==> inputs of job 5810 <==
==> flow/design.v (excerpt) <==
module ARM(input clk,rst,
           output [31:0] imem_addr,
           input [31:0] imem_rdata,
           output [31:0] dmem_addr,dmem_wdata,
           output dmem_we,
           input [31:0] dmem_rdata);
  wire [3:0] Dest_wb,SR,new_status,src1,src2;
  wire [3:0] ID_Stage_EXE_CMD,ID_Stage_Dest;
  wire [3:0] EXE_Stage_EXE_CMD,EXE_Stage_Dest;
  wire [3:0] MEM_Stage_EXE_CMD,MEM_Stage_Dest;
  wire [11:0] Shift_operand_IN,Shift_operand;
  wire [23:0] Signed_imm_24_IN,Signed_imm_24;
  wire [31:0] ID_Stage_pc,EXE_Stage_pc;
  wire [31:0] IF_Stage_instruction,ID_Stage_instruction_In;
  wire [31:0] Val_Rn_IN,Val_Rm_IN,Val_Rn,Val_Rm,MEM_Stage_Val_Rm;
  wire [31:0] EXE_Stage_ALU_result,MEM_Stage_ALU_result,WB_Stage_ALU_result;
  wire [31:0] BranchAddr;
  wire [31:0] Result_WB;
  wire [31:0] MEM_result,WB_Stage_MEM_result;
  wire [31:0] IF_Stage_pc;
  wire [3:0] SR_cond;
  wire Hazard_Detected,Branch_taken,writeBackEn;
  wire ID_Stage_WB_EN,ID_Stage_MEM_R_EN,ID_Stage_MEM_W_EN,ID_Stage_B,ID_Stage_S;
  ...
clock: 7.1 ns
lec_check: 0
cap_margin: 20
core_margin: 2
core_utilization: 51
cts_cluster_size: 25
place_density: 0.6
slew_margin: 20
run.sh (not shown) runs the stock make flow with config.mk's settings and CLKGATE_MAP_FILE=.
==> job 3814: changes against job 5810 <==
Settings changed: CAP_MARGIN 20 to 10, CELL_PAD_IN_SITES_DETAIL_PLACEMENT from default to 0, CELL_PAD_IN_SITES_GLOBAL_PLACEMENT from default to 3, CTS_CLUSTER_SIZE 25 to default, MAX_ROUTING_LAYER from default to met4, PLACE_DENSITY 0.6 to default, TNS_END_PERCENT from default to 95.
==> flow/constraint.sdc (replaced) <==
create_clock -name core_clock -period 7.37 [get_ports {clk}]
set_input_delay 1.4740 -clock core_clock [delete_from_list [all_inputs] [get_ports {clk}]]
set_output_delay 1.4740 -clock core_clock [all_outputs]
set_load 0.01 [all_outputs]
==> comparison table <==
| item | job 3814 | job 5810 |
|---|---|---|
| Status | aborted with a tool error | failed layout checks |
| Last stage reached | 3_1_place_gp_skip_io | - |
| Layout check failures | - | setup timing |
| Number of library cell types mapped by synthesis | 121 | 121 |
| Top-count cell post-synth | sky130_fd_sc_hd__dfrtp_1 | sky130_fd_sc_hd__dfrtp_1 |
| Post-Synthesis Net Count | 6,390 | 6,390 |
| Number of synthesized register bits | 851 | 851 |
| Async S/R FF share, synth | 100% | 100% |
| Simple-Gate Fraction of Synth Area | 17.5% | 17.5% |
| Effective utilization at floorplan | 51.3% | 51.3% |
| Cell total in the yosys stat output | 6,191 | 6,191 |
| Chip Area, Yosys | 0.0539 sq mm | 0.0539 sq mm |
| Portion of synthesized cell area occupied by the leading cell type | 38.2% | 38.2% |
| Post-synth top area cell | sky130_fd_sc_hd__dfrtp_1 | sky130_fd_sc_hd__dfrtp_1 |
| Core area | 0.105 sq mm | 0.105 sq mm |
| Chip Area | 0.108 sq mm | 0.108 sq mm |
| Die width | 329 um | 329 um |
| Main synth FF type | sky130_fd_sc_hd__dfrtp_1 | sky130_fd_sc_hd__dfrtp_1 |
| Number of placement rows | 119 | 119 |
| Synth Area in XOR/XNOR | 3.05% | 3.05% |
| Mux frac, synth | 6.92% | 6.92% |

==> inputs of job 9579 <==
Starting RTL as in the previous note.
clock: 10.7 ns
lec_check: 0
cap_margin: 20
core_margin: 2
core_utilization: 51
place_density: 0.6
slew_margin: 20
==> inputs of job 4863, as changes to job 9579 <==
Settings changed: CAP_MARGIN 20 to 15, CELL_PAD_IN_SITES_DETAIL_PLACEMENT from default to 2, CORE_MARGIN 2 to 4, CORE_UTILIZATION 51 to 23, CTS_CLUSTER_DIAMETER from default to 141, CTS_CLUSTER_SIZE from default to 13, GPL_ROUTABILITY_DRIVEN from default to 0, GPL_TIMING_DRIVEN from default to 0, HOLD_SLACK_MARGIN from default to 0.09, MAX_ROUTING_LAYER from default to met4, PLACE_DENSITY 0.6 to default, SLEW_MARGIN 20 to 10, TNS_END_PERCENT from default to 10.
==> flow/constraint.sdc (replaced) <==
create_clock -name core_clock -period 7.31 [get_ports {clk}]
set_input_delay 1.4620 -clock core_clock [delete_from_list [all_inputs] [get_ports {clk}]]
set_output_delay 1.4620 -clock core_clock [all_outputs]
set_load 0.01 [all_outputs]
==> inputs of job 8509, as changes to job 9579 <==
Settings changed: CAP_MARGIN 20 to 15, CELL_PAD_IN_SITES_DETAIL_PLACEMENT from default to 1, CORE_MARGIN 2 to 4, CORE_UTILIZATION 51 to 29, CTS_CLUSTER_SIZE from default to 13, GPL_ROUTABILITY_DRIVEN from default to 0, MAX_ROUTING_LAYER from default to met4, PLACE_DENSITY 0.6 to default, PLACE_DENSITY_LB_ADDON from default to 0.08, SETUP_SLACK_MARGIN from default to 2.11, SLEW_MARGIN 20 to 10, TNS_END_PERCENT from default to 20.
==> flow/constraint.sdc (replaced) <==
create_clock -name core_clock -period 9.68 [get_ports {clk}]
set_input_delay 1.9360 -clock core_clock [delete_from_list [all_inputs] [get_ports {clk}]]
set_output_delay 1.9360 -clock core_clock [all_outputs]
set_load 0.01 [all_outputs]
==> ci_impl_report.md <==
## Implementation flow summary

| Metric | Value |
|---|---|
| Status | timing/DRC/antenna clean |
| Critical Path End | id_stage_reg.B |
| Crit path launch | id_stage_reg.Shift_operand[7] |
| Core Box Area | 184,000 µm² |
| Post-route cell area | 66,800 µm² |
| Largest net degree at the start of global routing | 165 |
| Highest routed layer | met4 |
| Initial DRC Count | 6,790 |
| Slowest CP cell | mux4_2 |
| Gate Area | 32,600 µm² |
| Post-cts resize count | 382 |
| Non-Clock Buffer Count | 629 |
| DP Worst Slack | 120 ps |
| Vias/cell | 6.17 |
the above is filed under job 8509

==> ci_impl_report.md <==
## Implementation flow summary

| Metric | Value |
|---|---|
| Clk pwr share | 14.1% |
| Post-placement cell count | 7,446 |
| Highest routed layer | met5 |
| Slowest CP cell | dfrtp_4 |
| Initial DRC Count | 9,217 |
| Number of enable flip-flop cells | 0 |
| Post-route cell area | 60,600 µm² |
| Post-cts resize count | 0 |
| Crit path launch | id_stage_reg.Shift_operand[7] |
| Critical Path End | id_stage_reg.MEM_W_EN |
| Async S/R FF share, synth | 100% |
| Register Area | 21,400 µm² |
| Non-Clock Buffer Count | 372 |
| Vias/cell | 7.18 |
| Core Box Area | 105,000 µm² |
| Gate Area | 30,500 µm² |
| DP Worst Slack | 1120 ps |
| Clock-net power | 3.31 mW |
| Status | timing/DRC/antenna clean |
| Largest net degree at the start of global routing | 145 |
the above is filed under job 9579

==> ci_impl_report.md <==
### Metrics collected by this job

| Metric | Value |
|---|---|
| DIE AREA | 242,000 µm² |
| Core Box Area | 233,000 µm² |
| Mapped Nets | 6,390 |
| Status | aborted with a tool error |
| Ys flop type | dfrtp_1 |
| Adder share | 3.15% |
| Error | [ERROR GRT-0232] Routing congestion too high. Check the congestion heatmap in the GUI. |
| Synth Area in Compound Gates | 25.2% |
| TritonCTS Sinks | 851 |
| DP Worst Slack | -4970 ps |
| Post-cts resize count | 513 |
| Exit stage | 5_1_grt |
| Async S/R FF share, synth | 100% |
the above is filed under job 4863

Power figures rest on the tool's default switching activity, not on a simulated workload.
